==> build 16: inputs <==
==> flow/design.v <==
module joinC #(parameter N = 5)(
	input [N - 1 : 0] valid_in,
	output reg  [N - 1 : 0] ready_in,
	output valid_out,
	input ready_out
);
	assign valid_out = &valid_in; 
	reg[N - 1 : 0] singleValid;
	integer i, j;
	always @(*)begin
		for(i = 0; i < N; i = i + 1)begin
			singleValid[i] = 1;
			for(j = 0; j < N; j = j + 1)
				if(i != j)
					singleValid[i] = singleValid[i] & valid_in[j];
		end
		for(i = 0; i < N; i = i + 1)begin
			ready_in[i] = singleValid[i] & ready_out;
		end
	end
endmodule
module OEHB #(parameter INPUTS = 1,
		parameter OUTPUTS = 1,
		parameter DATA_IN_SIZE = 32,
		parameter DATA_OUT_SIZE = 32)
	(
		input clk,
		input rst,
		input [INPUTS * (DATA_IN_SIZE)- 1 : 0]data_in_bus,
		input [INPUTS - 1 : 0]valid_in_bus,
		output [INPUTS - 1 : 0] ready_in_bus,
		output [OUTPUTS * (DATA_OUT_SIZE) - 1 : 0]data_out_bus,
		output reg [OUTPUTS - 1 : 0]valid_out_bus,
		input 	[OUTPUTS - 1 : 0] ready_out_bus
);
	wire reg_en;
	reg [DATA_IN_SIZE - 1 : 0] data_reg;
	always@(posedge clk, posedge rst)
		if(rst)
			valid_out_bus[0] <= 0;
		else
			valid_out_bus[0] <= valid_in_bus[0] | ~ready_in_bus[0];
	always@(posedge clk, posedge rst)
		if(rst)
			data_reg <= 0;
		else if(reg_en)
			data_reg <= data_in_bus[0 * DATA_IN_SIZE +: DATA_IN_SIZE];
	assign data_out_bus[0 * DATA_OUT_SIZE +: DATA_OUT_SIZE] = data_reg;
	assign ready_in_bus[0] = ~valid_out_bus[0] | ready_out_bus[0];
	assign reg_en = ready_in_bus[0] & valid_in_bus[0];
endmodule
module delay_buffer #(parameter SIZE = 32) (
	input clk, rst,
	input valid_in, ready_in,
	output valid_out
);
	reg [SIZE - 1 : 0] shift_reg;
	always @(posedge clk)begin
		if(ready_in | rst)
			shift_reg[0] <= valid_in;
	end
	always @(posedge clk)begin
		if(rst)
			shift_reg[SIZE - 1 : 1] <= 0;
		else if(ready_in)
			shift_reg[SIZE - 1 : 1] <= shift_reg[SIZE - 2 : 0];
	end
	assign valid_out = shift_reg[SIZE - 1];
endmodule
module mul_4_stage (
	input clk, ce,
	input[31 : 0] a,
	input [31 : 0] b,
	output [31 : 0] p
);
	reg [31 : 0] a_reg, b_reg, q0, q1, q2;
	wire [63 : 0] mul_wire;
	assign mul_wire = a_reg * b_reg;
	wire [31 : 0] mul;
	assign mul = mul_wire[31 : 0];
	always @(posedge clk)
		if(ce)begin
			a_reg <= a;
			b_reg <= b;
			q0 <= mul;
			q1 <= q0;
			q2 <= q1;
		end
	assign p = q2;
endmodule
module mul_op #(parameter INPUTS = 2,
		parameter OUTPUTS = 1,
		parameter DATA_IN_SIZE = 32,
		parameter DATA_OUT_SIZE = 32)
		(
		input clk,
		input rst,
		input [INPUTS * (DATA_IN_SIZE)- 1 : 0]data_in_bus,
		input [INPUTS - 1 : 0]valid_in_bus,
		output [INPUTS - 1 : 0] ready_in_bus,
		output [OUTPUTS * (DATA_OUT_SIZE) - 1 : 0]data_out_bus,
		output [OUTPUTS - 1 : 0]valid_out_bus,
		input 	[OUTPUTS - 1 : 0] ready_out_bus
);
	localparam LATENCY = 4;
	wire [2 * DATA_OUT_SIZE - 1 : 0] temp_result;
	wire join_valid;
	wire buff_valid, oehb_valid, oehb_ready;
	wire oehb_dataOut, oehb_datain;
	joinC #(.N(INPUTS)) add_fork(.valid_in(valid_in_bus), .ready_in(ready_in_bus), .valid_out(join_valid), .ready_out(oehb_ready));
	mul_4_stage multiply_unit (.clk(clk), .ce(oehb_ready), .a(data_in_bus[0 * DATA_IN_SIZE +: DATA_IN_SIZE]), .b(data_in_bus[1 * DATA_IN_SIZE +: DATA_IN_SIZE]), .p(data_out_bus[0 * DATA_OUT_SIZE +: DATA_OUT_SIZE]));
	delay_buffer #(.SIZE(LATENCY - 1))delay_buff(.clk(clk), .rst(rst), .valid_in(join_valid), .ready_in(oehb_ready), .valid_out(buff_valid));
	OEHB #(.INPUTS(1), .OUTPUTS(1), .DATA_IN_SIZE(1), .DATA_OUT_SIZE(1)) oehb_buffer (.clk(clk), .rst(rst),
										 .data_in_bus(1'b0), .valid_in_bus(buff_valid), .ready_in_bus(oehb_ready),
										 .data_out_bus(oehb_dataOut), .valid_out_bus(valid_out_bus[0]), .ready_out_bus(ready_out_bus[0]));
endmodule
==> flow/run.sh <==
#!/bin/bash
# the make line also repeats each setting of config.mk as NAME=value (left out here)
make -C /OpenROAD-flow-scripts/flow DESIGN_CONFIG=/design/flow/config.mk WORK_HOME=/design/flow/orfs CLKGATE_MAP_FILE= finish
==> flow/config.mk <==
export PLATFORM = sky130hd
export DESIGN_NAME = mul_op
export DESIGN_NICKNAME = mul_op
export VERILOG_FILES = /design/flow/design.v
export SDC_FILE = /design/flow/constraint.sdc
export NUM_CORES = 4
export LEC_CHECK = 0
export ABC_AREA = 1
export CAP_MARGIN = 20
export CORE_MARGIN = 2
export CORE_UTILIZATION = 72
export CTS_CLUSTER_DIAMETER = 227
export CTS_CLUSTER_SIZE = 94
export SETUP_SLACK_MARGIN = 0.66
export SLEW_MARGIN = 20
==> flow/constraint.sdc <==
create_clock -name core_clock -period 3.52 [get_ports {clk}]
set_input_delay 0.7040 -clock core_clock [delete_from_list [all_inputs] [get_ports {clk}]]
set_output_delay 0.7040 -clock core_clock [all_outputs]
set_load 0.01 [all_outputs]
==> trial 72: changes against build 16 <==
- ABC_AREA: 1 -> default
- CTS_CLUSTER_DIAMETER: 227 -> default
- CTS_CLUSTER_SIZE: 94 -> default
- PLACE_DENSITY_LB_ADDON: default -> 0.25
- SETUP_SLACK_MARGIN: 0.66 -> -0.39
- SLEW_MARGIN: 20 -> 5
==> flow/constraint.sdc (replaced) <==
create_clock -name core_clock -period 6.43 [get_ports {clk}]
set_input_delay 1.2860 -clock core_clock [delete_from_list [all_inputs] [get_ports {clk}]]
set_output_delay 1.2860 -clock core_clock [all_outputs]
set_load 0.01 [all_outputs]
==> results.cfg <==
; synthesis and place-and-route metrics
[outcome]
status = finished with violations
so.violations = setup timing

[routing]
met1Wirelength_um = 19900

[placement]
numPlacedInstances = 2485

[cts]
cts_setup_buffers = 5

[layout]
n_all_buffers = 325
nNetsFinal = 2747

[final_timing]
setup_viol = 17
post-route-period-util = 1.08
fin_ws_ns = -0.494

[setup_path]
rrSetupSlack_ns = -0.49

[synth]
xor_area_frac = 0.0354
[end of results for trial 72]
==> results.cfg <==
; synthesis and place-and-route metrics
[outcome]
status = finished with violations
so.violations = setup timing

[cts]
cts_setup_buffers = 34

[routing]
met1Wirelength_um = 24700

[setup_path]
rrSetupSlack_ns = -3.99

[final_timing]
post-route-period-util = 2.13
fin_ws_ns = -3.99
setup_viol = 28

[layout]
nNetsFinal = 3448
n_all_buffers = 417

[synth]
xor_area_frac = 0.0128
[end of results for build 16]
